Design alu_top, start of the top module:
module alu_top (
    input             clk,
    input      [15:0] a,
    input      [15:0] b,
    input      [2:0]  opcode,
    input             mode,
    output reg [15:0] result,
    output reg        za,
    output reg        zb,
    output reg        eq,
    output reg        gt,
    output reg        lt
);
Settings: LEC_CHECK=0, CAP_MARGIN=20, CORE_MARGIN=2, CORE_UTILIZATION=69, CTS_CLUSTER_DIAMETER=26, SETUP_SLACK_MARGIN=4.27, SLEW_MARGIN=20, TNS_END_PERCENT=5; clock period 28.4 ns.
run.sh (not shown) runs the stock make flow with config.mk's settings and CLKGATE_MAP_FILE=.
The starting point ended with an error in 5_1_grt.
Next try:
CORE_UTILIZATION = 59   (was 69)
CTS_CLUSTER_DIAMETER = unset   (was 26)
SETUP_SLACK_MARGIN = unset   (was 4.27)
TNS_END_PERCENT = unset   (was 5)
clock period = 29.4 ns   (was 28.4 ns; I/O delays follow)
The new run completed with no timing, DRC or antenna violations.
Die area rose by 17%.
Area after synthesis does not change.
Synthesized cell count is unchanged.
Next try:
CORE_UTILIZATION = 68   (was 59)
CTS_CLUSTER_DIAMETER = 52   (was unset)
HOLD_SLACK_MARGIN = -0.1   (was unset)
TNS_END_PERCENT = 30   (was unset)
clock period = 27.8 ns   (was 29.4 ns; I/O delays follow)
Effect:
- This time the run finished but fails on setup timing
- first-iteration DRC count rises by well over a third
- via count increases by roughly a tenth
- synthesized area stays the same
- final area went up by a few percent
- count of clock-buffer cells in the layout went down by 1
- register-to-register slack got worse by 1.9 ns
- wire length grows by roughly a tenth
Next try:
CORE_UTILIZATION = 40   (was 68)
CTS_CLUSTER_DIAMETER = unset   (was 52)
HOLD_SLACK_MARGIN = unset   (was -0.1)
TNS_END_PERCENT = unset   (was 30)
clock period = 37.1 ns   (was 27.8 ns; I/O delays follow)
Outcome:
- Now the flow ran to the end with no violations
- count of clock-buffer cells in the layout went up by 1
- die area went up by well over a third
- power went down by a quarter to a third
- wire length went down by roughly a tenth
- hold slack gets better by 0.015 ns
- utilization went down by 43 points
- setup slack gets better by 3.7 ns
- critical path depth went up by 4
- design area went down by roughly a tenth
Next try:
CORE_UTILIZATION = 66   (was 40)
CTS_CLUSTER_DIAMETER = 151   (was unset)
TNS_END_PERCENT = 5   (was unset)
clock period = 28.4 ns   (was 37.1 ns; I/O delays follow)
=> The new run reached the layout checks and failed them: setup timing. Synthesized cell count does not change. Global-route usage went up by 17 points. Clock skew barely changes. Routed wire length went up by about 8%. Design area went up by about 15%. Via count went up by about 15%. Worst setup slack gets worse by 3.4 ns.
Next try:
CORE_UTILIZATION = 40   (was 66)
CTS_CLUSTER_DIAMETER = unset   (was 151)
TNS_END_PERCENT = unset   (was 5)
clock period = 45.0 ns   (was 28.4 ns; I/O delays follow)
=>
- The new run passed the timing, DRC and antenna checks
- power came out lower by 44%
- sequential share of layout area came out higher by 0.81 points
- setup slack gets better by 9.5 ns
- die size came out higher by 63%
- final cell count is about the same
- design area came out lower by 13%
- wire length came out lower by 8.5%
- global-route usage came out lower by 18 points
- non-clock buffer count came out lower by 199
- clock power came out lower by 35%


The RTL this note starts from:
==> flow/design.v <==
module alu_top (
    input             clk,
    input      [15:0] a,
    input      [15:0] b,
    input      [2:0]  opcode,
    input             mode,
    output reg [15:0] result,
    output reg        za,
    output reg        zb,
    output reg        eq,
    output reg        gt,
    output reg        lt
);
    reg [15:0] a_q, b_q;
    reg [2:0]  opcode_q;
    reg        mode_q;
    wire [15:0] alu_out;
    wire        za_w, zb_w, eq_w, gt_w, lt_w;
    ALU u_alu (.a(a_q), .b(b_q), .opcode(opcode_q), .mode(mode_q),
               .outALU(alu_out), .za(za_w), .zb(zb_w), .eq(eq_w), .gt(gt_w), .lt(lt_w));
    always @(posedge clk) begin
        a_q      <= a;
        b_q      <= b;
        opcode_q <= opcode;
        mode_q   <= mode;
        result   <= alu_out;
        za       <= za_w;
        zb       <= zb_w;
        eq       <= eq_w;
        gt       <= gt_w;
        lt       <= lt_w;
    end
endmodule

module arith(a,b,opcode,outau);
input [15:0] a;
input [15:0] b;
input [2:0] opcode;
output [15:0] outau;
reg [15:0] outau;
always@(*)
begin
	case(opcode)
	3'b000: outau = a+b;
	3'b001: outau = a * b;
	3'b010: if (a > b) begin
		outau = a - b;
		end
		else begin
		outau = b - a;
		end
	3'b011: if (a > b) begin
		outau = (b == 16'h0000) ? 16'h0000 : a / b;
		end
		else begin
		outau = (a == 16'h0000) ? 16'h0000 : b / a;
		end
	default outau = 16'h0000;
	endcase
end
endmodule
module logic_unit(a,b,opcode,outlu,za,zb,eq,gt,lt);
input [15:0] a;
input [15:0] b;
input [2:0] opcode;
output [15:0] outlu;
output za, zb,eq,gt,lt;
reg [15:0] outlu;
reg za,zb,eq,gt,lt;
always@(*)
begin
	case(opcode)
	3'b000: outlu = (a & b);
	3'b001: outlu = (a | b);
	3'b010: outlu = (~(a | b));
	3'b011: outlu = (~(a & b));
	3'b100: outlu = (~ a);
	3'b101: outlu = (~ b);
	3'b110: outlu = (a ^ b);
	3'b111: outlu = (~(a ^ b));
	endcase
end
always@(*)
begin
	if( a == b) begin
	eq = 1;
	end
	else begin
	eq = 0;
	end
	if ( a > b) begin
	gt = 1;
	end
	else begin
	gt = 0;
	end
	if ( a < b) begin
	lt = 1;
	end
	else begin
	lt = 0;
	end
	if( a == 16'h0000) begin
	za = 1;
	end
	else begin
	za = 0;
	end
	if (b == 16'h0000) begin
	zb = 1;
	end
	else begin
	zb = 0;
	end
end
endmodule
module ALU( a, b, opcode, mode, outALU, za, zb, eq, gt, lt);
input [15:0] a;
input [15:0] b;
input [2:0] opcode;
input mode;
output [15:0] outALU;
output za, zb, eq, gt, lt;
reg [15:0] outALU;
reg za, zb, eq, gt, lt;
wire [15:0] outau;
wire [15:0] outlu;
wire tza, tzb, teq, tgt, tlt;
arith a1 (.a(a), .b(b), .opcode(opcode), .outau(outau));
logic_unit l1 (.a(a), .b(b), .opcode(opcode), .outlu(outlu), .za(tza), .zb(tzb), .eq(teq), .gt(tgt), .lt(tlt));
always@(*)
begin
	if(mode == 0) begin
	outALU = outau;
	end
	else if (mode == 1) begin
	outALU = outlu;
	end
	else begin
	outALU = 16'h0000;
	end
	za = tza;
	zb = tzb;
	eq = teq;
	gt = tgt;
	lt = tlt;
end
endmodule
make LEC_CHECK=0 ABC_AREA=1 CAP_MARGIN=20 CORE_ASPECT_RATIO=0.5 CORE_MARGIN=2 CORE_UTILIZATION=59 CTS_CLUSTER_DIAMETER=281 CTS_CLUSTER_SIZE=98 HOLD_SLACK_MARGIN=-0.09 PLACE_DENSITY=0.35 SETUP_SLACK_MARGIN=5.0 SLEW_MARGIN=20 TNS_END_PERCENT=15 finish   # period 45.0 ns
The first run completed without violations.
Next try:
==> flow/config.mk (replaced) <==
export PLATFORM = sky130hd
export DESIGN_NAME = alu_top
export DESIGN_NICKNAME = alu_top
export VERILOG_FILES = /design/flow/design.v
export SDC_FILE = /design/flow/constraint.sdc
export NUM_CORES = 4
export LEC_CHECK = 0
export CAP_MARGIN = 20
export CELL_PAD_IN_SITES_GLOBAL_PLACEMENT = 1
export CORE_ASPECT_RATIO = 0.84
export CORE_MARGIN = 2
export CORE_UTILIZATION = 21
export HOLD_SLACK_MARGIN = 0.21
export MIN_ROUTING_LAYER = met2
export SETUP_SLACK_MARGIN = 5.0
export SLEW_MARGIN = 30
export TNS_END_PERCENT = 70
Clock-buffer cell count does not change.
Critical path depth falls by 110.
Via count rises by well over a third.
Clock skew rises by 0.0045 ns.
Cell area rises by roughly a tenth.
Worst setup slack loses 1.5 ns.
Global-route usage falls by 3.6 points.
Wire length rises by well over a third.
Next try:
==> flow/config.mk (replaced) <==
export PLATFORM = sky130hd
export DESIGN_NAME = alu_top
export DESIGN_NICKNAME = alu_top
export VERILOG_FILES = /design/flow/design.v
export SDC_FILE = /design/flow/constraint.sdc
export NUM_CORES = 4
export LEC_CHECK = 0
export ABC_AREA = 1
export CAP_MARGIN = 15
export CELL_PAD_IN_SITES_DETAIL_PLACEMENT = 2
export CELL_PAD_IN_SITES_GLOBAL_PLACEMENT = 3
export CORE_MARGIN = 2
export CORE_UTILIZATION = 40
export CTS_CLUSTER_SIZE = 66
export GPL_ROUTABILITY_DRIVEN = 0
export GPL_TIMING_DRIVEN = 0
export HOLD_SLACK_MARGIN = -0.02
export SETUP_SLACK_MARGIN = 5.0
export SLEW_MARGIN = 25
export TNS_END_PERCENT = 95
What happened: The changed run ran to the end with no violations; critical path depth increases by 123; synthesized area decreases by a few percent; fmax increases slightly; non-clock buffer count increases by 27; wire length decreases by about a fifth; register-to-register slack improves by 0.58 ns; worst hold slack degrades by 0.11 ns.
No activity file was given, so power comes from the tool's default toggle rates.
